<file path="flow/config.mk">
export PLATFORM = sky130hd
export DESIGN_NAME = timer_top
export DESIGN_NICKNAME = timer_top
export VERILOG_FILES = /design/flow/design.v
export SDC_FILE = /design/flow/constraint.sdc
export NUM_CORES = 4
export LEC_CHECK = 0
export ABC_AREA = 1
export CAP_MARGIN = 20
export CORE_ASPECT_RATIO = 0.52
export CORE_MARGIN = 9
export CORE_UTILIZATION = 22
export CTS_CLUSTER_SIZE = 33
export GPL_TIMING_DRIVEN = 1
export MIN_ROUTING_LAYER = met1
export PLACE_DENSITY_LB_ADDON = 0.26
export SETUP_SLACK_MARGIN = 0.69
export SLEW_MARGIN = 35
export TNS_END_PERCENT = 50
</file>
<file path="flow/constraint.sdc">
create_clock -name core_clock -period 6.13 [get_ports {sys_clk}]
set_input_delay 1.2260 -clock core_clock [delete_from_list [all_inputs] [get_ports {sys_clk}]]
set_output_delay 1.2260 -clock core_clock [all_outputs]
set_load 0.01 [all_outputs]
</file>
<file path="flow/design.v">
module apb_slave (
	input  wire sys_clk,
	input  wire sys_rst_n,
	input  wire tim_psel,
	input  wire tim_penable,
	input  wire tim_pwrite,
	output wire tim_pready,
	output wire wr_en,
	output wire rd_en
);
	reg  apb_access;
	wire apb_access_pre;
	assign wr_en          = tim_pready  & tim_pwrite;
	assign rd_en          = tim_pready  & ~tim_pwrite;
	assign tim_pready     = apb_access  & tim_penable;
	assign apb_access_pre = tim_penable & tim_psel;
	always @(posedge sys_clk, negedge sys_rst_n) begin
		if (!sys_rst_n) begin
			apb_access <= 1'b0;
		end else begin
			apb_access <= apb_access_pre;
		end
	end
endmodule
module counter (
	input  wire sys_clk,
	input  wire sys_rst_n,
	input  wire timer_en,
	input  wire div_en,
	input  wire [3:0]  div_val,
	input  wire [63:0] cnt_tdr,
	input  wire cnt_tdr_en,
	input  wire cnt_clr,
	input  wire timer_en_nedge,
	input  wire halt_en,
	output reg  [63:0] count,
	output reg  cnt_update
);
	reg  [63:0] cnt_pre;
	wire cnt_en;
	wire pulse;
	reg  [7:0]  sub_cnt;
	wire [7:0]  sub_cnt_pre;
	reg  [7:0]  sub_cnt_cmp;
	wire sub_cnt_clr;
	wire sub_cnt_en;
	assign cnt_en = ~halt_en && timer_en && (!div_en || (div_val==0) || pulse );
	always @(posedge sys_clk, negedge sys_rst_n) begin
		if (!sys_rst_n) begin
			cnt_update <= 1'b0;
		end else begin
			cnt_update <= cnt_en;
		end
	end
	always @(*) begin
		if( ((cnt_clr & cnt_en) | timer_en_nedge) & (~halt_en) ) begin
			cnt_pre = 64'h0;
		end else begin
			if (cnt_tdr_en) begin
				cnt_pre = cnt_tdr;
			end else begin
				if (cnt_en) begin
					cnt_pre = count + 1;
				end else begin
					cnt_pre = count;
				end
			end
		end
	end
	always @(posedge sys_clk, negedge sys_rst_n) begin
		if (!sys_rst_n) begin
			count <= 64'b0;
		end else begin
			count <= cnt_pre;
		end
	end
	always @(*) begin
		case (div_val)
			4'h0: sub_cnt_cmp = 8'd0;
			4'h2: sub_cnt_cmp = 8'd3;
			4'h3: sub_cnt_cmp = 8'd7;
			4'h4: sub_cnt_cmp = 8'd15;
			4'h5: sub_cnt_cmp = 8'd31;
			4'h6: sub_cnt_cmp = 8'd63;
			4'h7: sub_cnt_cmp = 8'd127;
			4'h8: sub_cnt_cmp = 8'd255;
			default: sub_cnt_cmp = 8'd1;
		endcase
	end
	assign pulse       = sub_cnt == sub_cnt_cmp;
	assign sub_cnt_pre = sub_cnt_clr ? 8'h0 : sub_cnt_en ? sub_cnt+1 : sub_cnt;
	assign sub_cnt_clr = ~halt_en & (~timer_en | ~div_en | pulse);
	assign sub_cnt_en  = ~halt_en & timer_en & div_en & (div_val!=0);
	always @(posedge sys_clk, negedge sys_rst_n) begin
		if (!sys_rst_n) begin
			sub_cnt <= 8'b0;
		end else begin
			sub_cnt <= sub_cnt_pre;
		end
	end
endmodule
module register (
	input  wire sys_clk,
	input  wire sys_rst_n,
	input  wire wr_en,
	input  wire rd_en,
	input  wire [11:0] tim_paddr,
	input  wire [31:0] tim_pwdata,
	input  wire [3:0]  tim_pstrb,
	output reg  [31:0] tim_prdata,
	output wire tim_pslverr,
	output wire tim_int,
	input  wire dbg_mode,
	input  wire cnt_update,
	input  wire [63:0] count,
	output wire timer_en,
	output wire div_en,
	output wire [3:0]  div_val,
	output wire [63:0] cnt_tdr,
	output wire cnt_tdr_en,
	output wire cnt_clr,
	output wire timer_en_nedge,
	output wire halt_en
);
	reg  [31:0] TCR_reg;
	reg  [31:0] TDR0_reg;
	reg  [31:0] TDR1_reg;
	reg  [31:0] TCMP0_reg;
	reg  [31:0] TCMP1_reg;
	reg  [31:0] TIER_reg;
	reg  [31:0] TISR_reg;
	reg  [31:0] THCSR_reg;
	wire [5:0]  TCR_pre;
	reg  [31:0] TDR0_pre;
	reg  [31:0] TDR1_pre;
	wire [31:0] TCMP0_pre;
	wire [31:0] TCMP1_pre;
	wire THCSR_pre;
	wire TIER_pre;
	wire TISR_pre;
	wire TCR_sel0;
	wire TCR_sel1;
	wire TDR0_sel;
	wire TDR1_sel;
	wire TCMP0_sel;
	wire TCMP1_sel;
	wire TIER_sel;
	wire TISR_clr;
	wire TISR_set;
	wire THCSR_sel;
	wire prohibit_err;
	wire div_en_err;
	wire div_val_err;
	reg  timer_en_next;
	function [31:0] strobe_merge;
		input [3:0]  pstrb;
		input [31:0] pwdata;
		input [31:0] data_reg;
		reg   [31:0] mask;
		begin
			mask = {{8{pstrb[3]}},
				{8{pstrb[2]}},
				{8{pstrb[1]}},
				{8{pstrb[0]}}};
			strobe_merge = (pwdata & mask) | (data_reg & (~mask));
		end
	endfunction
	assign timer_en    = TCR_reg[0];
	assign div_en      = TCR_reg[1];
	assign div_val     = TCR_reg[11:8];
	assign cnt_tdr     = {TDR1_pre,TDR0_pre};
	assign cnt_tdr_en  = TDR0_sel | TDR1_sel;
	assign cnt_clr     = TISR_set;
	assign halt_en     = dbg_mode & THCSR_reg[0];
	assign tim_int     = TIER_reg[0] & TISR_reg[0];
	assign div_en_err  = TCR_sel0 & TCR_reg[0] & (TCR_reg[1] !== tim_pwdata[1]);
	assign div_val_err = TCR_sel1 & TCR_reg[0] & (TCR_reg[11:8] !== tim_pwdata[11:8]);
	assign prohibit_err= TCR_sel1 & (tim_pwdata[11:8]>4'h8);
	assign tim_pslverr = div_en_err | div_val_err | prohibit_err;
	assign TCR_sel0     = wr_en & (tim_paddr === 12'h0) & tim_pstrb[0];
	assign TCR_sel1     = wr_en & (tim_paddr === 12'h0) & tim_pstrb[1];
	assign TCR_pre[1:0] = TCR_sel0 & ~tim_pslverr ? tim_pwdata[1:0]  : TCR_reg[1:0];
	assign TCR_pre[5:2] = TCR_sel1 & ~tim_pslverr ? tim_pwdata[11:8] : TCR_reg[11:8];
	assign timer_en_nedge = timer_en_next & (~timer_en);
	always @(posedge sys_clk, negedge sys_rst_n) begin
		if (!sys_rst_n) begin
			timer_en_next <= 1'b0;
		end else begin
			timer_en_next <= timer_en;
		end
	end
	assign TDR0_sel = wr_en & (tim_paddr === 12'h4);
	always @(*) begin
		if(TDR0_sel) begin
			TDR0_pre = strobe_merge(tim_pstrb,tim_pwdata,TDR0_reg);
		end else begin
			if (timer_en_nedge) begin
				TDR0_pre = 32'h0;
			end else begin
				if (cnt_update) begin
					TDR0_pre = count[31:0];
				end else begin
					TDR0_pre = TDR0_reg;
				end
			end
		end
	end
	assign TDR1_sel  = wr_en & (tim_paddr === 12'h8);
	always @(*) begin
		if(TDR1_sel) begin
			TDR1_pre = strobe_merge(tim_pstrb,tim_pwdata,TDR1_reg);
		end else begin
			if (timer_en_nedge) begin
				TDR1_pre = 32'h0;
			end else begin
				if (cnt_update) begin
					TDR1_pre = count[63:32];
				end else begin
					TDR1_pre = TDR1_reg;
				end
			end
		end
	end
	assign TCMP0_sel = wr_en & (tim_paddr === 12'hC);
	assign TCMP0_pre = TCMP0_sel ? strobe_merge(tim_pstrb,tim_pwdata,TCMP0_reg) : TCMP0_reg;
	assign TCMP1_sel = wr_en & (tim_paddr === 12'h10);
	assign TCMP1_pre = TCMP1_sel ? strobe_merge(tim_pstrb,tim_pwdata,TCMP1_reg) : TCMP1_reg;
	assign TIER_sel  = wr_en & tim_pstrb[0] & (tim_paddr === 12'h14);
	assign TIER_pre  = TIER_sel ? tim_pwdata[0] : TIER_reg[0];
	assign TISR_clr  = wr_en & tim_pstrb[0] & tim_pwdata[0] & (tim_paddr === 12'h18);
	assign TISR_set  = count === {TCMP1_reg,TCMP0_reg};
	assign TISR_pre  = TISR_clr ? 1'b0 : ( TISR_set ? 1'b1 : TISR_reg[0]);
	assign THCSR_sel    = wr_en & tim_pstrb[0] & (tim_paddr === 12'h1C);
	assign THCSR_pre    = THCSR_sel ? tim_pwdata[0] : THCSR_reg[0];
	always @(*) begin
		if (rd_en) begin
			case (tim_paddr)
				12'h00: tim_prdata = TCR_reg;
				12'h04: tim_prdata = TDR0_reg;
				12'h08: tim_prdata = TDR1_reg;
				12'h0C: tim_prdata = TCMP0_reg;
				12'h10: tim_prdata = TCMP1_reg;
				12'h14: tim_prdata = TIER_reg;
				12'h18: tim_prdata = TISR_reg;
				12'h1C: tim_prdata = THCSR_reg;
				default: tim_prdata = 32'h0;
			endcase
		end else begin
			tim_prdata = 32'h0;
		end
	end
	always @(posedge sys_clk, negedge sys_rst_n) begin
		if (!sys_rst_n) begin
			TCR_reg <= 32'h0000_0100;
		end else begin
			TCR_reg[1:0]  <= TCR_pre[1:0];
			TCR_reg[11:8] <= TCR_pre[5:2];
		end
	end
	always @(posedge sys_clk, negedge sys_rst_n) begin
		if (!sys_rst_n) begin
			TDR0_reg <= 32'h0;
		end else begin
			TDR0_reg <= TDR0_pre;
		end
	end
	always @(posedge sys_clk, negedge sys_rst_n) begin
		if (!sys_rst_n) begin
			TDR1_reg <= 32'h0;
		end else begin
			TDR1_reg <= TDR1_pre;
		end
	end
	always @(posedge sys_clk, negedge sys_rst_n) begin
		if (!sys_rst_n) begin
			TCMP0_reg <= 32'hFFFF_FFFF;
		end else begin
			TCMP0_reg <= TCMP0_pre;
		end
	end
	always @(posedge sys_clk, negedge sys_rst_n) begin
		if (!sys_rst_n) begin
			TCMP1_reg <= 32'hFFFF_FFFF;
		end else begin
			TCMP1_reg <= TCMP1_pre;
		end
	end
	always @(posedge sys_clk, negedge sys_rst_n) begin
		if (!sys_rst_n) begin
			TIER_reg <= 32'h0;
		end else begin
			TIER_reg[0] <= TIER_pre;
		end
	end
	always @(posedge sys_clk, negedge sys_rst_n) begin
		if (!sys_rst_n) begin
			TISR_reg <= 32'h0;
		end else begin
			TISR_reg[0] <= TISR_pre;
		end
	end
	always @(posedge sys_clk, negedge sys_rst_n) begin
		if (!sys_rst_n) begin
			THCSR_reg <= 32'h0;
		end else begin
			THCSR_reg[0] <= THCSR_pre;
			THCSR_reg[1] <= dbg_mode & THCSR_reg[0];
		end
	end
endmodule
module timer_top (
	input  wire sys_clk,
	input  wire sys_rst_n,
	input  wire tim_psel,
	input  wire tim_penable,
	input  wire tim_pwrite,
	input  wire [11:0] tim_paddr,
	input  wire [31:0] tim_pwdata,
	input  wire [3:0]  tim_pstrb,
	output wire [31:0] tim_prdata,
	output wire tim_pslverr,
	output wire tim_pready,
	output wire tim_int,
	input  wire dbg_mode
);
	wire wr_en;
	wire rd_en;
	wire timer_en;
	wire div_en;
	wire [3:0]  div_val;
	wire [63:0] cnt_tdr;
	wire cnt_tdr_en;
	wire cnt_clr;
	wire timer_en_nedge;
	wire [63:0] count;
	wire cnt_update;
	wire halt_en;
	apb_slave apb_slave_u(
		.sys_clk        (sys_clk        ),
		.sys_rst_n      (sys_rst_n      ),
		.tim_psel       (tim_psel       ),
		.tim_penable    (tim_penable    ),
		.tim_pwrite     (tim_pwrite     ),
		.tim_pready     (tim_pready     ),
		.wr_en          (wr_en          ),
		.rd_en          (rd_en          )
	);	
	register register_u (
		.sys_clk        (sys_clk        ),
		.sys_rst_n      (sys_rst_n      ),
		.wr_en          (wr_en          ),
		.rd_en          (rd_en          ),
		.tim_paddr      (tim_paddr      ),
		.tim_pwdata     (tim_pwdata     ),
		.tim_prdata     (tim_prdata     ),
		.tim_pstrb      (tim_pstrb      ),
		.tim_pslverr    (tim_pslverr    ),
		.tim_int        (tim_int        ),
		.dbg_mode       (dbg_mode       ),
		.timer_en       (timer_en       ),
		.div_en         (div_en         ),
		.div_val        (div_val        ),
		.cnt_tdr        (cnt_tdr        ),
		.cnt_tdr_en     (cnt_tdr_en     ),	
		.cnt_clr        (cnt_clr        ),
		.timer_en_nedge (timer_en_nedge ),
		.count          (count          ),
		.cnt_update     (cnt_update     ),
		.halt_en        (halt_en        )
	);
	counter counter_u (
		.sys_clk        (sys_clk        ),
		.sys_rst_n      (sys_rst_n      ),
		.timer_en       (timer_en       ),
		.div_en         (div_en         ),
		.div_val        (div_val        ),
		.cnt_tdr        (cnt_tdr        ),
		.cnt_tdr_en     (cnt_tdr_en     ),	
		.timer_en_nedge (timer_en_nedge ),
		.cnt_clr        (cnt_clr        ),
		.count          (count          ),
		.cnt_update     (cnt_update     ),
		.halt_en        (halt_en        )
	);
endmodule
</file>
<file path="flow/run.sh">
#!/bin/bash
# the make line also repeats each setting of config.mk as NAME=value (left out here)
make -C /OpenROAD-flow-scripts/flow DESIGN_CONFIG=/design/flow/config.mk WORK_HOME=/design/flow/orfs CLKGATE_MAP_FILE= finish
</file>
==> flow_summary_export.csv, run 1 <==
group,metric,value,unit
setup_path,cp_slowest_cell,"clkdlybuf4s50_1",
die,io_pins,89,
final_timing,fin_worst_skew,0.0246,ns
synthesis,synth_cell_types,45,
power_and_ir_drop,seq_cell_power,0.00143,W
synthesis,syn_inst,2464,
synthesis,ys_sh_simple,34.8,%
synthesis,synth.net_count,2520,
setup_path,r2r_cells,13,
synthesis,top_logic_kind,"simple AND/OR/NAND/NOR gates",
setup_path,worstSetupPathDepth,10,
final_timing,finalSetupViolCount,0,
synthesis,ys_top_cells_by_count,"nand2_1 (887), inv_1 (295), nor2_1 (236)",
final_timing,tns,0,ns
setup_path,endpoint,"tim_prdata[18]",
routing,via_per_inst,4.80,
layout,nets,2535,
setup_path,arrival,4.05,ns
setup_path,critPathKind,"in -> out",
clocking,cts_tree,"built",
clocking,cts-htree-levels,1,
placement,portBuffers,88,
synthesis,mux_share,0,%
synthesis,edf_count,0,
power_and_ir_drop,combPwrFrac,5.2,%
synthesis,synth_area_leader_cell,"dfrtp_1",
synthesis,yosysSeqAreaShare,34.9,%
placement,place.gp.congestion,0.982,
final_timing,hold_violations,0,
synthesis,synth-seq-cells,213,
final_timing,timing.final.crit_share,86.1,%
die,core_area,69100,um^2
setup_path,cp_max_fo,17,
synthesis,ys_cells,2464,
synthesis,async_flop_share,100,%
final_timing,period_needed,5.28,ns
clocking,cts.path.max_buffers,3,
final_timing,worst_pin_slew,1.01,ns
setup_path,path_delay_family,"simple AND/OR/NAND/NOR gates",
die,dieArea,80900,um^2
layout,area_growth,16.4,%
final_timing,rsz0062_at_grt,"true",
final_timing,max_freq,189,MHz
grt,grt-ovfl-total,0,
grt,grt.total_usage,16.7,%
flow_run,drv_cap,0,
grt,grt_pass1_vias,15225,
power_and_ir_drop,p_sw_share,24.9,%
synthesis,synth_top_area_share,23.9,%
final_timing,hold_ws,0.514,ns
routing,drtIter0Drc,1978,
synthesis,yosys.cell_count.top_type,"nand2_1",
run_status,status,"timing/DRC/antenna clean",
clocking,postCtsSetupBuffers,0,
clocking,clk_latency,0.57,ns
clocking,clk_root_buffer_cell,"clkbuf_16",
routing,dr.pass1.iters,6,
power_and_ir_drop,leakagePower,8.27,nW
setup_path,r2r_start,"counter_u.count[14]",
placement,post-dp-hpwl,52.1,mm
die,fp_util,22.5,%
hold_path,min_path_cells,2,
clocking,ctsHoldBuffers,0,
synthesis,syn-mean-instance-area,6.30,um^2
synthesis,yosys_area,15500,um^2
synthesis,yosys_most_used_dff,"dfrtp_1",
final_timing,slew_headroom,32.3,%
power_and_ir_drop,p_int,0.00237,W
routing,antenna_left,0,
power_and_ir_drop,power_density,174,nW/um^2
power_and_ir_drop,p_sw,0.000785,W
clocking,cts_sinks,213,
synthesis,ys_warn_count,3,
grt,antenna_found_initial,4,
setup_path,crit_chain,"clkdlybuf4s50_1 > nor2_1 > nand2_1 > nor2_2 > nand2_1 > nand4_1 > nand3_4 > buf_12 > a41oi_1 > clkdlybuf4s50_1",
setup_path,critPathBufInv,3,
clocking,clk_pin_slew_worst_paths,0.06,ns
die,die-width,386,um
power_and_ir_drop,pg_comb,0.000162,W
grt,grt_first_pass_wirelength,104,mm
setup_path,crit_start,"tim_paddr[11]",
routing,num_vias,16424,
setup_path,crit_required,4.90,ns
synthesis,ys_sh_aoi,15.0,%
flow_run,warnings,29,
setup_path,r2r_end,"counter_u.count[55]",
synthesis,synth_area,15500,um^2
setup_path,end_kind,"output port",
final_timing,finalMaxSlewViolations,0,
die,die_y,210,um
setup_path,r2r_slack,2.80,ns
power_and_ir_drop,pg_clk,0.00156,W
routing,wl_per_cell,20.4,um
setup_path,startpoint_type,"input port",
power_and_ir_drop,vdd_drop_max,187,uV
synthesis,synthTopCellsByArea,"dfrtp_1 (24%), nand2_1 (21%), dfstp_2 (11%), o21ai_0 (7.5%), inv_1 (7.1%)",
grt,grt_max_degree,124,
power_and_ir_drop,clockPowerShare,49.6,%
layout,fill_cells,7846,
synthesis,xor_share,3.89,%
routing,route.detailed.drc,0,
setup_path,slowest_delay,0.59,ns
power_and_ir_drop,power_leader,"clock",
clocking,cts_buffers,26,
hold_path,hold_class,"reg -> reg",
power_and_ir_drop,seq_power_share,45.2,%
die,std_cell_rows,69,
synthesis,ys_sh_adder,0.161,%
routing,wl,69.9,mm
## cell type report
| class | instances | area, um^2 | share of cell area (%) |
|---|---|---|---|
| Multi-Input combinational cell | 1821 | 8390 | 46.4 |
| Tap cell | 923 | 1150 | 6.40 |
| Antenna cell | 1 | 2.50 | 0.0139 |
| Timing Repair Buffer | 114 | 1120 | 6.22 |
| Inverter | 303 | 1140 | 6.33 |
| Clock inverter | 5 | 27.5 | 0.152 |
| Sequential cell | 213 | 5410 | 30.0 |
| Clock buffer | 43 | 807 | 4.47 |
## timing repair
item | CTS | global route
endpoints found under the setup margin | 0 | 21
gates resized | 0 | 2
hold endpoints to repair | 0 | 0
## per-layer routing
metal	global-route usage [%]	vias to the layer above	part of all wire (%)
met4	2.65	6	1.6
met2	21.1	783	36
met1	26.7	7731	51
met5	0	-	0.053
met3	5.46	85	11
li1	-	7819	-
## per-stage QoR
| step | area [um^2] | setup slack (ns) | std cells | power [W] | util (%) |
|---|---|---|---|---|---|
| detailed placement | 17200 | 0.723 | 3374 | 0.00161 | 24.9 |
| global placement | 17200 | 0.785 | 3374 | 0.00161 | 24.9 |
| floorplan | 15500 | 2.19 | 2464 | 0.00150 | - |
| finish | 18100 | 0.852 | 3423 | 0.00315 | 26.1 |
| global route | 18100 | 0.661 | 3423 | 0.00326 | 26.1 |
| CTS | 18000 | 0.711 | 3422 | 0.00318 | 26.1 |
==> run 2, diff against run 1 <==
CAP_MARGIN = 5   (was 20)
CORE_ASPECT_RATIO = default   (was 0.52)
CORE_MARGIN = 2   (was 9)
CORE_UTILIZATION = 72   (was 22)
CTS_CLUSTER_DIAMETER = 205   (was default)
CTS_CLUSTER_SIZE = default   (was 33)
PLACE_DENSITY_LB_ADDON = 0.07   (was 0.26)
SETUP_SLACK_MARGIN = 0.96   (was 0.69)
TNS_END_PERCENT = 95   (was 50)
clock period = 3.19 ns   (was 6.13 ns; I/O delays follow)
==> run 2 against run 1 <==
Effect of this change:
- the flow now stops in global routing
- die area decreased by 72%
- synthesized cell count unchanged
- area after synthesis unchanged
==> flow_summary_export.csv, run 2 <==
group,metric,value,unit
clocking,cts_buffers,24,
synthesis,synthTopCellsByArea,"dfrtp_1 (24%), nand2_1 (21%), dfstp_2 (11%), o21ai_0 (7.5%), inv_1 (7.1%)",
synthesis,edf_count,0,
placement,place.gp.congestion,1.17,
synthesis,yosys_area,15500,um^2
run_status,status,"aborted with a tool error",
die,io_pins,89,
die,fp_util,73.6,%
synthesis,async_flop_share,100,%
run_status,stop_stage,"global routing",
synthesis,synth_cell_types,45,
synthesis,synth_area_leader_cell,"dfrtp_1",
synthesis,syn_inst,2464,
synthesis,yosys.cell_count.top_type,"nand2_1",
synthesis,ys_sh_adder,0.161,%
placement,post-dp-hpwl,42.8,mm
die,die_y,151,um
synthesis,syn-mean-instance-area,6.30,um^2
clocking,cts-htree-levels,1,
clocking,cts.path.max_buffers,3,
clocking,clk_root_buffer_cell,"clkbuf_16",
synthesis,mux_share,0,%
placement,dp.cells,2786,
synthesis,xor_share,3.89,%
clocking,cts_sinks,213,
synthesis,synth_area,15500,um^2
die,core_area,21100,um^2
placement,pre_cts_ws,-0.514,ns
synthesis,ys_cells,2464,
grt,grt-ovfl-total,263,
synthesis,ys_top_cells_by_count,"nand2_1 (887), inv_1 (295), nor2_1 (236)",
synthesis,ys_sh_simple,34.8,%
placement,portBuffers,88,
synthesis,synth_top_area_share,23.9,%
run_status,stop_error,"[ERROR GRT-0116] Global routing finished with congestion. Check the congestion regions in the DRC Viewer.",
synthesis,ys_warn_count,3,
synthesis,top_logic_kind,"simple AND/OR/NAND/NOR gates",
grt,grt.total_usage,87.7,%
synthesis,ys_sh_aoi,15.0,%
synthesis,synth-seq-cells,213,
synthesis,yosys_most_used_dff,"dfrtp_1",
synthesis,synth.net_count,2520,
die,std_cell_rows,53,
die,die-width,151,um
synthesis,yosysSeqAreaShare,34.9,%
die,dieArea,22700,um^2
## run 2: timing repair
item,in CTS
gates resized,457
gates cloned,30
buffers inserted,54
setup endpoints to repair,177
hold buffers,0
pin swaps,80
## run 2: layer usage
metal / GRT overflow / GRT usage (%)
met1: 13 / 87.3
met2: 146 / 98.3
met3: 18 / 78.3
met4: 84 / 87.1
met5: 2 / 59.5
## run 2: per-stage QoR
stage	hold WS, ns	area (um^2)	util (%)
after detailed placement	0.499	17200	81.5
after global placement	0.491	17200	81.5
after floorplan	0.342	15800	-
after CTS	0.143	20000	95.0
==> run 3, diff against run 2 <==
ABC_AREA = default   (was 1)
CAP_MARGIN = 20   (was 5)
CORE_UTILIZATION = 70   (was 72)
CTS_CLUSTER_DIAMETER = 105   (was 205)
GPL_TIMING_DRIVEN = default   (was 1)
MIN_ROUTING_LAYER = default   (was met1)
PLACE_DENSITY = 0.6   (was default)
PLACE_DENSITY_LB_ADDON = default   (was 0.07)
SETUP_SLACK_MARGIN = default   (was 0.96)
SLEW_MARGIN = 20   (was 35)
TNS_END_PERCENT = default   (was 95)
clock period = 3.89 ns   (was 3.19 ns; I/O delays follow)
==> run 3 against run 2 <==
Effect of this change:
- the run now finishes clean
- die area fell by 11%
- synthesized cell count fell by 47%
- area after synthesis fell by 14%
==> flow_summary_export.csv, run 3 <==
group,metric,value,unit
routing,via_per_inst,7.01,
setup_path,cp_max_fo,8,
power_and_ir_drop,fin_total_pwr,0.00454,W
power_and_ir_drop,leakagePower,6.90,nW
power_and_ir_drop,seq_power_share,49.0,%
setup_path,arrival,3.03,ns
grt,grt_max_degree,127,
placement,place.gp.congestion,0.967,
synthesis,mux_share,17.4,%
synthesis,ys_sh_adder,0.188,%
clocking,cts.path.max_buffers,3,
layout,nets,1440,
grt,antenna_found_initial,0,
synthesis,synth_area,13300,um^2
synthesis,synth_top_area_share,27.8,%
final_timing,timing.final.crit_share,98.0,%
setup_path,worstSetupPathDepth,11,
power_and_ir_drop,p_sw_share,22.7,%
power_and_ir_drop,power_leader,"sequential cells",
grt,grt_pass1_vias,11094,
setup_path,path_delay_family,"buffers and inverters",
synthesis,edf_count,0,
final_timing,max_freq,262,MHz
clocking,cts_tree,"built",
routing,dr.pass1.iters,5,
final_timing,finalMaxSlewViolations,0,
final_timing,hold_ws,0.354,ns
synthesis,syn-mean-instance-area,10.2,um^2
die,fp_util,71.2,%
setup_path,r2r_slack,0.57,ns
synthesis,synth_area_leader_cell,"dfrtp_1",
power_and_ir_drop,vdd_drop_max,367,uV
clocking,cts_buffers,23,
routing,wl_per_cell,24.7,um
synthesis,yosysSeqAreaShare,40.6,%
setup_path,slowest_delay,0.41,ns
die,io_pins,89,
synthesis,yosys_most_used_dff,"dfrtp_1",
synthesis,xor_share,9.07,%
synthesis,synth_cell_types,68,
setup_path,path_common_cell,"buf_4",
power_and_ir_drop,pg_clk,0.00209,W
power_and_ir_drop,p_int,0.00351,W
clocking,cts-htree-levels,1,
hold_path,hold_class,"in -> async",
final_timing,rsz0062_at_grt,"false",
synthesis,synth-seq-cells,213,
setup_path,crit_start,"tim_paddr[8]",
final_timing,worst_pin_slew,1.05,ns
synthesis,ys_warn_count,3,
final_timing,slew_headroom,30.2,%
routing,antenna_left,0,
synthesis,async_flop_share,100,%
synthesis,ys_sh_simple,15.2,%
setup_path,critPathBufInv,6,
power_and_ir_drop,clockPowerShare,45.9,%
placement,post-dp-hpwl,27.0,mm
layout,area_growth,16.5,%
grt,grt_first_pass_wirelength,63.1,mm
setup_path,crit_required,3.11,ns
routing,num_vias,11457,
power_and_ir_drop,power_density,293,nW/um^2
placement,place_area,14800,um^2
synthesis,syn_inst,1310,
routing,antenna_cells,0,
setup_path,r2r_cells,9,
grt,grt.total_usage,40.3,%
synthesis,top_logic_kind,"multiplexers",
synthesis,synthTopCellsByArea,"dfrtp_1 (28%), dfstp_2 (13%), mux2_2 (9.2%), mux2i_1 (5.3%), xor2_1 (5.3%)",
placement,portBuffers,88,
clocking,clk_pin_slew_worst_paths,0.06,ns
power_and_ir_drop,pg_comb,0.000230,W
layout,design_area,15500,um^2
synthesis,yosys_area,13300,um^2
setup_path,r2r_end,"counter_u.count[59]",
final_timing,finalSetupViolCount,0,
synthesis,ys_sh_aoi,13.8,%
clocking,clk_latency,0.53,ns
die,dieArea,20100,um^2
power_and_ir_drop,seq_cell_power,0.00223,W
setup_path,critPathKind,"in -> out",
synthesis,ys_cells,1310,
setup_path,cp_slowest_cell,"clkdlybuf4s50_1",
routing,drtIter0Drc,1158,
setup_path,end_kind,"output port",
setup_path,startpoint_type,"input port",
routing,route.detailed.drc,0,
setup_path,r2r_start,"register_u.TCR_reg[9]",
run_status,status,"timing/DRC/antenna clean",
power_and_ir_drop,combPwrFrac,5.1,%
flow_run,drv_cap,0,
flow_run,warnings,32,
synthesis,ys_top_cells_by_count,"dfrtp_1 (148), a21oi_1 (109), mux2_2 (109)",
die,core_area,18700,um^2
final_timing,period_needed,3.81,ns
setup_path,endpoint,"tim_prdata[7]",
routing,wl,40.4,mm
synthesis,yosys.cell_count.top_type,"dfrtp_1",
clocking,cts_sinks,213,
clocking,clk_root_buffer_cell,"clkbuf_16",
die,die_y,142,um
die,std_cell_rows,50,
power_and_ir_drop,p_sw,0.00103,W
die,die-width,142,um
final_timing,hold_violations,0,
grt,grt-ovfl-total,0,
setup_path,crit_chain,"clkdlybuf4s50_1 > nor4_2 > nand3_1 > buf_6 > nor3_4 > buf_4 > buf_4 > buf_4 > a22oi_1 > a21oi_2 > clkdlybuf4s15_1",
final_timing,fin_worst_skew,0.0234,ns
synthesis,synth.net_count,1366,
## run 3: area by class of cell
type                       instances  area [um^2]
clock inverter                     4         23.8
inverter                          13         48.8
timing repair buffer             147         1530
fill                            1164         3190
tap                              234          293
multi-input combinational        986         7520
clock buffer                      38          682
sequential                       213         5410
## run 3: through the flow
stage | instances | utilization [%] | worst slack [ns] | setup TNS, ns
finish | 1635 | 82.9 | 0.0782 | 0
global placement | 1589 | 79.0 | -0.150 | -2.48
global route | 1635 | 82.9 | 0.0241 | 0
CTS | 1634 | 82.8 | 0.0897 | 0
detailed placement | 1589 | 79.0 | -0.202 | -4.30
floorplan | 1310 | - | 0.521 | 0
## run 3: what timing repair did
| item | in CTS | in global routing |
|---|---|---|
| hold buffers | 0 | 0 |
| setup endpoints to repair | 32 | 6 |
| setup buffers | 3 | 1 |
| pin swaps | 2 | 2 |
| resized | 39 | 6 |
## run 3: per-layer routing
layer | vias up | wire length [um] | track usage [%]
li1 | 4961 | - | -
met1 | 5687 | 16200 | 55.3
met2 | 669 | 18500 | 63.5
met3 | 140 | 3780 | 7.37
met4 | 0 | 1880 | 17.1
met5 | - | 0 | 0
==> run 4, diff against run 3 <==
ABC_AREA = 1   (was default)
CORE_UTILIZATION = 72   (was 70)
CTS_CLUSTER_DIAMETER = default   (was 105)
CTS_CLUSTER_SIZE = 98   (was default)
clock period = 6.37 ns   (was 3.89 ns; I/O delays follow)
==> run 4 against run 3 <==
Effect of this change:
- non-clock buffer count decreased by 44
- sequential cell count unchanged
- register-to-register slack better by 2.3 ns
- synthesized cell count grew 88%
- die area up 13%
- first-iteration DRC count went up to 2.6 times the previous value
- highest routed layer unchanged
- total power shrank 35%
- sequential power down 39%
- final cell count grew 69%
- critical path depth is 2 lower
- global-route usage grew 13 points
- area after synthesis grew 16%
==> flow_summary_export.csv, run 4 <==
group,metric,value,unit
setup_path,cp_max_fo,23,
power_and_ir_drop,seq_power_share,46.2,%
final_timing,hold_ws,0.511,ns
setup_path,r2r_cells,11,
clocking,cts-htree-levels,1,
clocking,cts_sinks,213,
clocking,ctsHoldBuffers,0,
flow_run,drv_cap,0,
power_and_ir_drop,vdd_drop_max,204,uV
setup_path,crit_required,5.10,ns
final_timing,max_freq,168,MHz
synthesis,yosys.cell_count.top_type,"nand2_1",
routing,route.detailed.drc,0,
routing,via_per_inst,6.59,
synthesis,xor_share,3.89,%
setup_path,cp_slowest_cell,"inv_1",
flow_run,warnings,28,
run_status,status,"timing/DRC/antenna clean",
layout,seqCellArea,5410,um^2
routing,antenna_left,0,
clocking,cts.path.max_buffers,3,
layout,fill_cells,1518,
clocking,cts_resized,0,
synthesis,ys_top_cells_by_count,"nand2_1 (887), inv_1 (295), nor2_1 (236)",
grt,grt.total_usage,53.1,%
layout,nets,2522,
synthesis,ys_sh_adder,0.161,%
clocking,clk_root_buffer_cell,"clkbuf_16",
routing,dr.pass1.iters,8,
final_timing,period_needed,5.96,ns
die,std_cell_rows,53,
final_timing,rsz0062_at_grt,"false",
clocking,clk_pin_slew_worst_paths,0.06,ns
die,dieArea,22700,um^2
power_and_ir_drop,p_int,0.00225,W
power_and_ir_drop,clockPowerShare,48.4,%
hold_path,min_path_cells,2,
grt,grt_first_pass_wirelength,91.9,mm
synthesis,synth-seq-cells,213,
synthesis,top_logic_kind,"simple AND/OR/NAND/NOR gates",
synthesis,yosys_most_used_dff,"dfrtp_1",
final_timing,tns,0,ns
power_and_ir_drop,seq_cell_power,0.00137,W
synthesis,ys_cells,2464,
setup_path,critPathKind,"in -> out",
setup_path,end_kind,"output port",
grt,grt_pass1_vias,16808,
placement,portBuffers,88,
routing,wl,60.7,mm
routing,num_vias,18171,
power_and_ir_drop,p_sw,0.000717,W
die,die-width,151,um
die,core_area,21100,um^2
power_and_ir_drop,power_density,174,nW/um^2
power_and_ir_drop,p_sw_share,24.1,%
placement,post-dp-hpwl,42.1,mm
setup_path,r2r_start,"apb_slave_u.apb_access",
hold_path,hold_class,"reg -> reg",
synthesis,synth.net_count,2520,
final_timing,hold_violations,0,
layout,combGateArea,8370,um^2
setup_path,path_delay_family,"buffers and inverters",
setup_path,r2r_slack,2.82,ns
final_timing,finalSetupViolCount,0,
final_timing,worst_pin_slew,1.19,ns
setup_path,endpoint,"tim_prdata[17]",
power_and_ir_drop,pg_clk,0.00144,W
routing,wl_per_cell,22.0,um
setup_path,startpoint_type,"input port",
final_timing,finalMaxSlewViolations,0,
power_and_ir_drop,power_leader,"clock",
synthesis,syn-mean-instance-area,6.30,um^2
clocking,postCtsSetupBuffers,0,
layout,area_growth,9.97,%
clocking,cts_tree,"built",
synthesis,yosys_area,15500,um^2
grt,antenna_found_initial,1,
setup_path,crit_start,"tim_paddr[11]",
final_timing,timing.final.crit_share,93.5,%
setup_path,worstSetupPathDepth,9,
final_timing,slew_headroom,20.7,%
setup_path,path_common_cell,"nand2_1",
synthesis,ys_warn_count,3,
power_and_ir_drop,pg_comb,0.000160,W
synthesis,mux_share,0,%
synthesis,async_flop_share,100,%
die,die_y,151,um
grt,grt_max_degree,95,
synthesis,syn_inst,2464,
synthesis,synthTopCellsByArea,"dfrtp_1 (24%), nand2_1 (21%), dfstp_2 (11%), o21ai_0 (7.5%), inv_1 (7.1%)",
synthesis,yosysSeqAreaShare,34.9,%
routing,drtIter0Drc,2966,
synthesis,edf_count,0,
synthesis,synth_area_leader_cell,"dfrtp_1",
die,io_pins,89,
die,fp_util,73.6,%
power_and_ir_drop,combPwrFrac,5.4,%
synthesis,synth_top_area_share,23.9,%
synthesis,synth_area,15500,um^2
final_timing,fin_worst_skew,0.0172,ns
synthesis,synth_cell_types,45,
setup_path,critPathBufInv,3,
clocking,clk_latency,0.54,ns
grt,grt-ovfl-total,0,
power_and_ir_drop,leakagePower,8.19,nW
setup_path,arrival,4.68,ns
setup_path,slowest_delay,0.90,ns
placement,place.gp.congestion,1.12,
setup_path,r2r_end,"counter_u.count[32]",
synthesis,ys_sh_aoi,15.0,%
synthesis,ys_sh_simple,34.8,%
clocking,cts_buffers,24,
setup_path,crit_chain,"clkdlybuf4s50_1 > nor2_1 > nand2_1 > nor2_2 > nand2_1 > inv_1 > nand2_1 > a41oi_1 > clkdlybuf4s50_1",
==> run 4: metrics by stage <==
step	worst slack, ns	cell area (um^2)	utilization [%]	instances	total power, W
6_report	0.415	17100	80.9	2759	0.00297
5_1_grt	0.208	17100	80.9	2758	0.00302
4_1_cts	0.592	17100	80.9	2758	0.00294
3_5_place_dp	0.687	16300	77.1	2715	0.00154
3_3_place_gp	0.843	16300	77.1	2715	0.00154
2_1_floorplan	2.34	15500	-	2464	0.00145
==> run 4: layer usage <==
layer  GRT usage (%)  routed length (um)  up-vias
met5               0                   0        -
li1                -                   -     7780
met3            24.8               11100      457
met1            68.0               20900     8187
met4            24.7                3930        0
met2            76.3               24700     1747
==> run 4: layout make-up <==
cell class	instances	area share, %
Tap cell	275	2.02
Multi-Input combinational cell	1821	49.0
Antenna cell	1	0.0147
Clock buffer	38	4.36
Sequential cell	213	31.7
Clock inverter	5	0.323
Timing Repair Buffer	103	5.85
Inverter	303	6.67
==> run 5, diff against run 4 <==
ABC_AREA = default   (was 1)
CORE_UTILIZATION = 22   (was 72)
CTS_CLUSTER_SIZE = default   (was 98)
clock period = 7.14 ns   (was 6.37 ns; I/O delays follow)
==> run 5 against run 4 <==
Effect of this change:
- non-clock buffer count rose by 5
- count of clock-buffer cells in the layout stayed put
- area after synthesis is 14% lower
- hold slack better by 0.028 ns
- routed wire length decreased by 26%
- register-to-register slack gained 0.57 ns
- clock skew down 0.0064 ns
- die area increased to 2.7 times the previous value
- sequential share of layout area grew 2.3 points
- still clean on timing, DRC and antenna
==> flow_summary_export.csv, run 5 <==
group,metric,value,unit
run_status,status,"timing/DRC/antenna clean",
synthesis,ys_cells,1310,
power_and_ir_drop,p_sw_share,22.1,%
setup_path,r2r_cells,8,
hold_path,min_to,"register_u.TIER_reg[0]",
clocking,ctsHoldBuffers,0,
placement,portBuffers,88,
die,io_pins,89,
power_and_ir_drop,p_sw,0.000613,W
power_and_ir_drop,seq_power_share,43.8,%
synthesis,xor_share,9.07,%
grt,grt_pass1_vias,10669,
synthesis,ys_sh_aoi,13.8,%
synthesis,yosys.cell_count.top_type,"dfrtp_1",
power_and_ir_drop,clockPowerShare,51.8,%
synthesis,synth_top_area_share,27.8,%
hold_path,min_path_cells,1,
power_and_ir_drop,pg_comb,0.000119,W
power_and_ir_drop,leakagePower,6.59,nW
synthesis,ys_sh_adder,0.188,%
hold_path,hold_class,"reg -> reg",
layout,fill_cells,6377,
grt,grt_first_pass_wirelength,68.7,mm
synthesis,yosysSeqAreaShare,40.6,%
layout,design_area,15900,um^2
setup_path,critPathKind,"in -> out",
clocking,clk_root_buffer_cell,"clkbuf_16",
final_timing,worst_pin_slew,1.07,ns
synthesis,synth_area_leader_cell,"dfrtp_1",
routing,num_vias,10848,
setup_path,path_common_cell,"clkdlybuf4s50_1",
grt,antenna_found_initial,0,
setup_path,worstSetupPathDepth,7,
final_timing,period_needed,5.98,ns
power_and_ir_drop,pg_clk,0.00143,W
setup_path,critPathBufInv,3,
final_timing,rsz0062_at_grt,"false",
synthesis,syn-mean-instance-area,10.2,um^2
synthesis,synthTopCellsByArea,"dfrtp_1 (28%), dfstp_2 (13%), mux2_2 (9.2%), mux2i_1 (5.3%), xor2_1 (5.3%)",
setup_path,r2r_slack,3.39,ns
hold_path,hold_start,"register_u.TIER_reg[0]",
setup_path,end_kind,"output port",
final_timing,hold_ws,0.540,ns
clocking,cts_sinks,213,
flow_run,drv_cap,0,
setup_path,crit_required,5.71,ns
final_timing,fin_worst_skew,0.0108,ns
routing,wl_per_cell,20.9,um
placement,place_area,15000,um^2
setup_path,crit_start,"tim_paddr[7]",
synthesis,ys_sh_simple,15.2,%
die,die-width,250,um
grt,grt-ovfl-total,0,
die,fp_util,22.2,%
synthesis,synth_cell_types,68,
layout,area_growth,19.4,%
final_timing,tns,0,ns
synthesis,ys_warn_count,3,
routing,dr.pass1.iters,7,
final_timing,finalSetupViolCount,0,
synthesis,edf_count,0,
clocking,cts_tree,"built",
setup_path,slowest_delay,0.82,ns
synthesis,synth-seq-cells,213,
die,die_y,250,um
setup_path,startpoint_type,"input port",
routing,drtIter0Drc,929,
routing,antenna_cells,0,
die,core_area,60100,um^2
die,std_cell_rows,90,
clocking,cts_resized,0,
routing,wl,45.0,mm
synthesis,yosys_most_used_dff,"dfrtp_1",
clocking,cts.path.max_buffers,3,
synthesis,async_flop_share,100,%
grt,grt_max_degree,92,
setup_path,cp_slowest_cell,"or3b_2",
power_and_ir_drop,power_leader,"clock",
clocking,clk_pin_slew_worst_paths,0.07,ns
layout,nets,1404,
flow_run,warnings,26,
power_and_ir_drop,seq_cell_power,0.00121,W
synthesis,synth.net_count,1366,
final_timing,finalMaxSlewViolations,0,
routing,via_per_inst,5.05,
clocking,cts-htree-levels,1,
synthesis,mux_share,17.4,%
power_and_ir_drop,vdd_drop_max,160,uV
final_timing,slew_headroom,28.9,%
clocking,postCtsSetupBuffers,0,
power_and_ir_drop,power_density,174,nW/um^2
clocking,cts_buffers,26,
synthesis,yosys_area,13300,um^2
setup_path,r2r_end,"counter_u.count[24]",
setup_path,arrival,4.56,ns
power_and_ir_drop,p_int,0.00215,W
setup_path,cp_max_fo,17,
routing,antenna_left,0,
grt,grt.total_usage,14.1,%
clocking,clk_latency,0.54,ns
setup_path,endpoint,"tim_prdata[22]",
setup_path,crit_chain,"clkdlybuf4s50_1 > nor4_1 > nand3_1 > or3b_2 > buf_4 > a21oi_1 > clkdlybuf4s50_1",
final_timing,max_freq,167,MHz
routing,route.detailed.drc,0,
power_and_ir_drop,combPwrFrac,4.3,%
placement,place.gp.congestion,0.874,
synthesis,syn_inst,1310,
synthesis,synth_area,13300,um^2
final_timing,hold_violations,0,
placement,post-dp-hpwl,30.9,mm
synthesis,ys_top_cells_by_count,"dfrtp_1 (148), a21oi_1 (109), mux2_2 (109)",
synthesis,top_logic_kind,"multiplexers",
final_timing,timing.final.crit_share,83.8,%
setup_path,path_delay_family,"simple AND/OR/NAND/NOR gates",
die,dieArea,62500,um^2
run 5: metrics by stage:
| step | std cells | setup slack [ns] | power (W) | utilization (%) |
|---|---|---|---|---|
| 3_3_place_gp | 2102 | 1.28 | 0.00135 | 24.9 |
| 2_1_floorplan | 1310 | 2.47 | 0.00127 | - |
| 3_5_place_dp | 2102 | 1.17 | 0.00135 | 24.9 |
| 5_1_grt | 2150 | 0.916 | 0.00284 | 26.4 |
| 4_1_cts | 2150 | 1.16 | 0.00278 | 26.4 |
| 6_report | 2150 | 1.16 | 0.00277 | 26.4 |
run 5: area by class of cell:
cell class | count | area, um^2 | share of cell area (%)
clock buffer | 38 | 777 | 4.89
clock inverter | 10 | 150 | 0.944
inverter | 13 | 48.8 | 0.307
multi-input combinational | 986 | 7500 | 47.2
sequential | 213 | 5410 | 34.0
tap | 782 | 978 | 6.15
timing repair buffer | 108 | 1030 | 6.51
run 5: routing by layer:
metal	wire (um)	up-vias	GRT usage [%]
met5	0	-	0
met4	858	0	3.03
met3	3100	52	2.76
met2	20400	352	22.4
met1	20600	5537	19.8
li1	-	4907	-
==> run 6, diff against run 5 <==
ABC_AREA = 1   (was default)
CORE_MARGIN = 9   (was 2)
CTS_CLUSTER_SIZE = 61   (was default)
GPL_TIMING_DRIVEN = 1   (was default)
MIN_ROUTING_LAYER = met2   (was default)
PLACE_DENSITY = default   (was 0.6)
PLACE_DENSITY_LB_ADDON = 0.26   (was default)
SETUP_SLACK_MARGIN = 0.69   (was default)
SLEW_MARGIN = 35   (was 20)
TNS_END_PERCENT = 50   (was default)
clock period = 6.13 ns   (was 7.14 ns; I/O delays follow)
==> run 6 against run 5 <==
Effect of this change:
- still clean on timing, DRC and antenna
- critical path depth is 6 higher
- cell area is 15% higher
- hold slack worse by 0.030 ns
- global-route usage is 11 points higher
- non-clock buffer count is 12 higher
- largest power group unchanged
- via count is 110% higher
- sequential share of layout area is 4.3 points lower
- clock power is 17% higher
==> flow_summary_export.csv, run 6 <==
group,metric,value,unit
run_status,status,"timing/DRC/antenna clean",
flow_run,drv_cap,0,
final_timing,finalSetupViolCount,0,
final_timing,timing.final.crit_share,86.8,%
power_and_ir_drop,leakagePower,8.36,nW
setup_path,slowest_delay,0.59,ns
setup_path,cp_max_fo,16,
die,die_y,284,um
synthesis,syn_inst,2464,
synthesis,async_flop_share,100,%
final_timing,max_freq,188,MHz
synthesis,synth_area,15500,um^2
final_timing,worst_pin_slew,1.03,ns
setup_path,r2r_cells,13,
synthesis,ys_sh_adder,0.161,%
clocking,cts_tree,"built",
die,std_cell_rows,96,
setup_path,r2r_slack,2.62,ns
setup_path,end_kind,"output port",
synthesis,mux_share,0,%
grt,grt_pass1_vias,24141,
placement,post-dp-hpwl,50.0,mm
grt,grt.total_usage,25.6,%
clocking,cts.path.max_buffers,3,
placement,place.gp.congestion,1.07,
final_timing,rsz0062_at_grt,"false",
setup_path,r2r_end,"counter_u.count[25]",
synthesis,top_logic_kind,"simple AND/OR/NAND/NOR gates",
layout,final_cells,3442,
clocking,cts_buffers,27,
synthesis,ys_warn_count,3,
synthesis,synth_top_area_share,23.9,%
power_and_ir_drop,combPwrFrac,5.1,%
routing,num_vias,23153,
die,die-width,284,um
setup_path,endpoint,"tim_prdata[12]",
setup_path,path_delay_family,"buffers and inverters",
placement,dp.cells,3385,
power_and_ir_drop,seq_power_share,43.5,%
synthesis,ys_cells,2464,
grt,grt_first_pass_wirelength,105,mm
hold_path,min_path_cells,2,
clocking,cts_sinks,213,
die,core_area,69200,um^2
hold_path,hold_class,"reg -> reg",
setup_path,crit_start,"tim_paddr[1]",
layout,nets,2542,
setup_path,worstSetupPathDepth,13,
layout,fin_util,26.3,%
final_timing,hold_ws,0.509,ns
routing,dr.pass1.iters,10,
clocking,clk_root_buffer_cell,"clkbuf_16",
synthesis,xor_share,3.89,%
final_timing,fin_worst_skew,0.0321,ns
setup_path,r2r_start,"counter_u.count[17]",
synthesis,ys_sh_simple,34.8,%
setup_path,startpoint_type,"input port",
routing,route.detailed.drc,0,
synthesis,yosys_area,15500,um^2
grt,antenna_found_initial,0,
power_and_ir_drop,vdd_drop_max,207,uV
power_and_ir_drop,p_sw_share,25.8,%
power_and_ir_drop,power_density,180,nW/um^2
power_and_ir_drop,p_int,0.00243,W
power_and_ir_drop,seq_cell_power,0.00142,W
synthesis,yosys_most_used_dff,"dfrtp_1",
synthesis,synth_area_leader_cell,"dfrtp_1",
flow_run,warnings,29,
synthesis,synthTopCellsByArea,"dfrtp_1 (24%), nand2_1 (21%), dfstp_2 (11%), o21ai_0 (7.5%), inv_1 (7.1%)",
routing,drtIter0Drc,5136,
synthesis,synth.net_count,2520,
die,io_pins,89,
layout,area_growth,17.4,%
setup_path,critPathBufInv,5,
synthesis,synth-seq-cells,213,
final_timing,period_needed,5.32,ns
routing,wl,71.5,mm
synthesis,ys_sh_aoi,15.0,%
setup_path,arrival,4.10,ns
clocking,clk_latency,0.59,ns
clocking,ctsHoldBuffers,0,
synthesis,synth_cell_types,45,
clocking,clk_pin_slew_worst_paths,0.06,ns
final_timing,slew_headroom,30.8,%
synthesis,syn-mean-instance-area,6.30,um^2
final_timing,tns,0,ns
placement,portBuffers,88,
die,fp_util,22.4,%
final_timing,hold_violations,0,
final_timing,finalMaxSlewViolations,0,
synthesis,edf_count,0,
power_and_ir_drop,pg_comb,0.000168,W
power_and_ir_drop,clockPowerShare,51.3,%
grt,grt_max_degree,116,
setup_path,crit_required,4.90,ns
power_and_ir_drop,p_sw,0.000845,W
synthesis,yosys.cell_count.top_type,"nand2_1",
synthesis,yosysSeqAreaShare,34.9,%
routing,via_per_inst,6.73,
setup_path,cp_slowest_cell,"clkdlybuf4s50_1",
synthesis,ys_top_cells_by_count,"nand2_1 (887), inv_1 (295), nor2_1 (236)",
power_and_ir_drop,power_leader,"clock",
die,dieArea,80400,um^2
grt,grt-ovfl-total,0,
routing,wl_per_cell,20.8,um
routing,antenna_left,0,
power_and_ir_drop,pg_clk,0.00168,W
setup_path,crit_chain,"clkdlybuf4s50_1 > nor2_2 > nand2_1 > nor2_4 > nand2_1 > buf_4 > inv_6 > nor2_1 > nand4_1 > nand3_2 > buf_6 > a41oi_1 > clkdlybuf4s50_1",
clocking,cts-htree-levels,1,
setup_path,critPathKind,"in -> out",
==> run 6: layout make-up <==
cell class	instances	area, um^2
Multi-Input combinational cell	1821	8410
Antenna cell	5	12.5
Clock buffer	38	767
Fill cell	7870	51000
Inverter	303	1150
Tap cell	931	1160
Sequential cell	213	5410
Clock inverter	11	114
Timing Repair Buffer	120	1190
==> run 6: layer usage <==
layer  up-vias  global-route usage [%]  wire [um]
li1       7774                       -          -
met1      8053                       -          0
met2      6434                    29.9      33700
met3       853                    33.7      29000
met4        39                    6.01       7780
met5         -                    12.2        974
==> run 6: repair_timing <==
item | 4_1_cts | 5_1_grt
resized | 1 | 10
endpoints found under the hold margin | 0 | 0
setup buffers | 0 | 1
endpoints found under the setup margin | 1 | 32
==> run 6: stage by stage <==
step                instance area (um^2)  total power [W]  setup WS, ns
finish                             18200          0.00327         0.808
global route                       18200          0.00334         0.688
CTS                                18100          0.00325         0.704
detailed placement                 17200          0.00161         0.540
global placement                   17200          0.00161         0.589
floorplan                          15500          0.00150          2.19
==> run 7, diff against run 6 <==
CORE_MARGIN = 2   (was 9)
CORE_UTILIZATION = 68   (was 22)
CTS_CLUSTER_SIZE = default   (was 61)
GPL_TIMING_DRIVEN = default   (was 1)
MIN_ROUTING_LAYER = default   (was met2)
PLACE_DENSITY = 0.6   (was default)
PLACE_DENSITY_LB_ADDON = default   (was 0.26)
SETUP_SLACK_MARGIN = default   (was 0.69)
SLEW_MARGIN = 20   (was 35)
TNS_END_PERCENT = default   (was 50)
clock period = 5.79 ns   (was 6.13 ns; I/O delays follow)
==> run 7 against run 6 <==
Effect of this change:
- still clean on timing, DRC and antenna
- first-iteration DRC count fell by 45%
- synthesized cell count did not move
- sequential power rose by 6%
- critical path depth rose by 1
- highest routed layer is now met4
==> flow_summary_export.csv, run 7 <==
group,metric,value,unit
run_status,status,"timing/DRC/antenna clean",
setup_path,cp_max_fo,32,
die,fp_util,69.0,%
hold_path,hold_class,"reg -> reg",
final_timing,finalMaxSlewViolations,0,
grt,antenna_found_initial,0,
synthesis,ys_sh_adder,0.161,%
die,dieArea,24000,um^2
layout,area_growth,10.5,%
setup_path,arrival,4.10,ns
power_and_ir_drop,seq_power_share,46.5,%
clocking,clk_pin_slew_worst_paths,0.06,ns
power_and_ir_drop,combPwrFrac,5.4,%
setup_path,r2r_slack,2.47,ns
setup_path,slowest_delay,0.61,ns
hold_path,hold_start,"register_u.TCR_reg[0]",
flow_run,warnings,29,
flow_run,drv_cap,0,
power_and_ir_drop,pg_clk,0.00156,W
power_and_ir_drop,p_sw_share,25.0,%
synthesis,synth_area_leader_cell,"dfrtp_1",
synthesis,yosys.cell_count.top_type,"nand2_1",
setup_path,crit_start,"tim_paddr[7]",
synthesis,synth_area,15500,um^2
final_timing,setup_slack,0.534,ns
routing,wl_per_cell,21.7,um
routing,dr.pass1.iters,10,
clocking,cts.path.max_buffers,3,
setup_path,critPathBufInv,7,
placement,dp.cells,2733,
die,std_cell_rows,55,
setup_path,path_delay_family,"buffers and inverters",
synthesis,syn_inst,2464,
routing,route.detailed.drc,0,
synthesis,ys_sh_aoi,15.0,%
setup_path,cp_slowest_cell,"clkdlybuf4s50_1",
setup_path,worstSetupPathDepth,14,
clocking,clk_latency,0.55,ns
clocking,ctsHoldBuffers,0,
power_and_ir_drop,clockPowerShare,48.1,%
final_timing,tns,0,ns
final_timing,fin_worst_skew,0.0185,ns
layout,design_area,17200,um^2
synthesis,synth.net_count,2520,
grt,grt-ovfl-total,0,
final_timing,period_needed,5.26,ns
synthesis,top_logic_kind,"simple AND/OR/NAND/NOR gates",
placement,post-dp-hpwl,42.5,mm
placement,pre_cts_ws,0.652,ns
routing,via_per_inst,6.41,
layout,fill_cells,1781,
setup_path,end_kind,"output port",
synthesis,async_flop_share,100,%
synthesis,yosysSeqAreaShare,34.9,%
power_and_ir_drop,p_int,0.00243,W
layout,combGateArea,8370,um^2
layout,final_cells,2780,
synthesis,yosys_area,15500,um^2
setup_path,endpoint,"tim_prdata[8]",
setup_path,startpoint_type,"input port",
synthesis,synthTopCellsByArea,"dfrtp_1 (24%), nand2_1 (21%), dfstp_2 (11%), o21ai_0 (7.5%), inv_1 (7.1%)",
final_timing,worst_pin_slew,1.25,ns
layout,seqCellArea,5410,um^2
setup_path,r2r_cells,11,
placement,place.gp.congestion,1.05,
power_and_ir_drop,seq_cell_power,0.00151,W
placement,portBuffers,88,
power_and_ir_drop,vdd_drop_max,210,uV
setup_path,critPathKind,"in -> out",
final_timing,rsz0062_at_grt,"false",
layout,nets,2532,
final_timing,timing.final.crit_share,90.8,%
clocking,cts_buffers,25,
clocking,clk_root_buffer_cell,"clkbuf_16",
grt,grt_first_pass_wirelength,92.7,mm
final_timing,slew_headroom,16.6,%
setup_path,path_common_cell,"buf_4",
synthesis,synth_top_area_share,23.9,%
die,io_pins,89,
synthesis,ys_top_cells_by_count,"nand2_1 (887), inv_1 (295), nor2_1 (236)",
power_and_ir_drop,p_sw,0.000809,W
die,die-width,155,um
clocking,cts_sinks,213,
routing,drtIter0Drc,2818,
power_and_ir_drop,pg_comb,0.000175,W
power_and_ir_drop,leakagePower,8.23,nW
setup_path,crit_required,4.63,ns
synthesis,edf_count,0,
die,core_area,22500,um^2
synthesis,xor_share,3.89,%
final_timing,max_freq,190,MHz
routing,antenna_left,0,
final_timing,hold_violations,0,
die,die_y,155,um
placement,place_area,16300,um^2
synthesis,mux_share,0,%
synthesis,yosys_most_used_dff,"dfrtp_1",
hold_path,min_path_cells,0,
synthesis,ys_warn_count,3,
synthesis,ys_sh_simple,34.8,%
power_and_ir_drop,fin_total_pwr,0.00324,W
setup_path,r2r_start,"apb_slave_u.apb_access",
hold_path,min_to,"register_u.timer_en_next",
setup_path,crit_chain,"clkdlybuf4s50_1 > inv_1 > nand4_1 > nor2_2 > nand2_1 > buf_4 > inv_1 > buf_4 > nor2_1 > nand4_1 > nand3_1 > buf_4 > a31oi_1 > clkdlybuf4s50_1",
synthesis,synth-seq-cells,213,
final_timing,finalSetupViolCount,0,
routing,antenna_cells,0,
grt,grt_pass1_vias,16866,
grt,grt.total_usage,49.8,%
clocking,cts_tree,"built",
synthesis,synth_cell_types,45,
grt,grt_max_degree,144,
synthesis,syn-mean-instance-area,6.30,um^2
routing,num_vias,17825,
clocking,postCtsSetupBuffers,0,
synthesis,ys_cells,2464,
clocking,cts-htree-levels,1,
setup_path,r2r_end,"counter_u.count[8]",
power_and_ir_drop,power_density,189,nW/um^2
power_and_ir_drop,power_leader,"clock",
routing,wl,60.3,mm
clocking,cts_resized,0,
-- run 7: through the flow --
stage / hold slack (ns) / utilization (%)
floorplan: 0.427 / -
global placement: 0.477 / 72.6
detailed placement: 0.476 / 72.6
CTS: 0.489 / 76.1
global route: 0.513 / 76.2
finish: 0.504 / 76.2
-- run 7: layer usage --
layer / part of all wire, % / GRT usage, % / vias up
li1: - / - / 7797
met5: 0 / 0 / -
met4: 5.2 / 21.4 / 0
met3: 17 / 17.3 / 317
met2: 41 / 72.7 / 1582
met1: 37 / 67.4 / 8129
-- run 7: area by class of cell --
| type | count | area share [%] |
|---|---|---|
| clock buffer | 36 | 4.00 |
| clock inverter | 10 | 0.540 |
| inverter | 303 | 6.64 |
| multi-input combinational | 1821 | 48.8 |
| sequential | 213 | 31.6 |
| tap | 285 | 2.08 |
| timing repair buffer | 112 | 6.40 |
==> run 8, diff against run 7 <==
CAP_MARGIN = 30   (was 20)
CORE_MARGIN = 3   (was 2)
CORE_UTILIZATION = 24   (was 68)
GPL_ROUTABILITY_DRIVEN = 1   (was default)
PLACE_DENSITY = default   (was 0.6)
TNS_END_PERCENT = 70   (was default)
clock period = 8.01 ns   (was 5.79 ns; I/O delays follow)
==> run 8 against run 7 <==
Effect of this change:
- total power fell by 27%
- critical path depth fell by 1
- global-route usage fell by 32 points
- first-iteration DRC count fell by 49%
- sequential power fell by 28%
- cell area rose by 4.1%
- sequential share of layout area fell by 1.3 points
- via count fell by 9.4%
- worst setup slack improved by 0.95 ns
- combinational power fell by 33%
- sequential cell count did not move
==> flow_summary_export.csv, run 8 <==
group,metric,value,unit
synthesis,ys_sh_aoi,15.0,%
power_and_ir_drop,pg_clk,0.00117,W
final_timing,worst_pin_slew,1.02,ns
synthesis,ys_warn_count,3,
final_timing,setup_slack,1.48,ns
synthesis,yosys_most_used_dff,"dfrtp_1",
final_timing,finalSetupViolCount,0,
synthesis,synth_area,15500,um^2
placement,dp.cells,3289,
setup_path,crit_required,6.41,ns
power_and_ir_drop,clockPowerShare,49.2,%
die,fp_util,24.4,%
synthesis,synth.net_count,2520,
final_timing,max_freq,153,MHz
placement,place.gp.congestion,1.00,
setup_path,cp_slowest_cell,"clkdlybuf4s50_1",
synthesis,yosysSeqAreaShare,34.9,%
flow_run,drv_cap,0,
synthesis,ys_sh_adder,0.161,%
grt,grt_first_pass_wirelength,92.8,mm
synthesis,ys_cells,2464,
grt,grt.total_usage,17.5,%
power_and_ir_drop,pg_comb,0.000118,W
layout,final_cells,3335,
setup_path,endpoint,"tim_prdata[14]",
routing,dr.pass1.iters,6,
final_timing,fin_worst_skew,0.0132,ns
setup_path,crit_chain,"clkdlybuf4s50_1 > inv_1 > nand4_1 > nor2_2 > nand2_1 > inv_1 > buf_4 > nor2_1 > nand4_1 > nand3_1 > buf_4 > a41oi_1 > clkdlybuf4s50_1",
synthesis,synth-seq-cells,213,
synthesis,top_logic_kind,"simple AND/OR/NAND/NOR gates",
die,io_pins,89,
synthesis,ys_top_cells_by_count,"nand2_1 (887), inv_1 (295), nor2_1 (236)",
synthesis,edf_count,0,
power_and_ir_drop,power_density,133,nW/um^2
setup_path,worstSetupPathDepth,13,
synthesis,async_flop_share,100,%
setup_path,r2r_slack,4.44,ns
power_and_ir_drop,seq_power_share,45.8,%
setup_path,critPathBufInv,6,
final_timing,period_needed,6.53,ns
final_timing,finalMaxSlewViolations,0,
setup_path,r2r_end,"counter_u.count[24]",
hold_path,hold_class,"reg -> reg",
synthesis,yosys.cell_count.top_type,"nand2_1",
synthesis,synthTopCellsByArea,"dfrtp_1 (24%), nand2_1 (21%), dfstp_2 (11%), o21ai_0 (7.5%), inv_1 (7.1%)",
setup_path,critPathKind,"in -> out",
clocking,cts_sinks,213,
power_and_ir_drop,p_sw,0.000571,W
clocking,cts-htree-levels,1,
placement,post-dp-hpwl,43.9,mm
placement,pre_cts_ws,1.48,ns
clocking,ctsHoldBuffers,0,
grt,grt_max_degree,125,
die,core_area,63500,um^2
power_and_ir_drop,vdd_drop_max,141,uV
clocking,cts_resized,0,
flow_run,warnings,28,
run_status,status,"timing/DRC/antenna clean",
clocking,clk_pin_slew_worst_paths,0.06,ns
layout,area_growth,15.1,%
power_and_ir_drop,seq_cell_power,0.00109,W
routing,antenna_cells,0,
setup_path,startpoint_type,"input port",
setup_path,slowest_delay,0.59,ns
grt,grt_pass1_vias,15189,
routing,antenna_left,0,
routing,num_vias,16145,
die,std_cell_rows,92,
synthesis,synth_cell_types,45,
placement,portBuffers,88,
setup_path,crit_start,"tim_paddr[7]",
synthesis,ys_sh_simple,34.8,%
die,die-width,260,um
routing,wl_per_cell,18.2,um
grt,grt-ovfl-total,0,
routing,wl,60.6,mm
hold_path,min_path_cells,2,
synthesis,synth_top_area_share,23.9,%
clocking,clk_root_buffer_cell,"clkbuf_16",
power_and_ir_drop,leakagePower,8.24,nW
setup_path,arrival,4.93,ns
routing,via_per_inst,4.84,
synthesis,mux_share,0,%
power_and_ir_drop,power_leader,"clock",
die,die_y,260,um
final_timing,timing.final.crit_share,81.5,%
routing,drtIter0Drc,1434,
synthesis,yosys_area,15500,um^2
power_and_ir_drop,p_int,0.00181,W
final_timing,slew_headroom,31.7,%
clocking,cts_tree,"built",
clocking,clk_latency,0.55,ns
setup_path,path_delay_family,"buffers and inverters",
setup_path,r2r_cells,15,
layout,nets,2527,
synthesis,syn-mean-instance-area,6.30,um^2
clocking,cts.path.max_buffers,3,
clocking,cts_buffers,25,
setup_path,cp_max_fo,32,
routing,route.detailed.drc,0,
die,dieArea,67700,um^2
synthesis,syn_inst,2464,
final_timing,rsz0062_at_grt,"false",
setup_path,r2r_start,"apb_slave_u.apb_access",
synthesis,xor_share,3.89,%
final_timing,hold_violations,0,
clocking,postCtsSetupBuffers,0,
setup_path,end_kind,"output port",
power_and_ir_drop,combPwrFrac,5.0,%
layout,fin_util,28.1,%
grt,antenna_found_initial,0,
power_and_ir_drop,p_sw_share,24.0,%
final_timing,tns,0,ns
synthesis,synth_area_leader_cell,"dfrtp_1",
run 8: stage by stage:
step / power [W] / hold WS (ns) / area (um^2)
after global routing: 0.00245 / 0.527 / 17900
after detailed placement: 0.00123 / 0.493 / 17000
after floorplan: 0.00115 / 0.427 / 15500
final: 0.00238 / 0.506 / 17900
after global placement: 0.00123 / 0.495 / 17000
after CTS: 0.00240 / 0.507 / 17800
run 8: final cells by class:
class | instances | area [um^2]
flip-flops and latches | 213 | 5410
inverters | 303 | 1140
well taps | 846 | 1060
multi-input cells | 1821 | 8370
fillers | 7116 | 45700
clock buffers | 39 | 759
clock inverters | 6 | 57.6
repair buffers | 107 | 1070
run 8: layer usage:
layer  up-vias  wire length [um]  share of wire, %  GRT usage, %
met3       134              3380               5.6          1.40
li1       7784                 -                 -             -
met4         0              2420               4.0          6.53
met5         -                 0                 0             0
met1      7619             24600                41          22.0
met2       608             30200                50          31.3
Power and IR drop assume default switching activity.
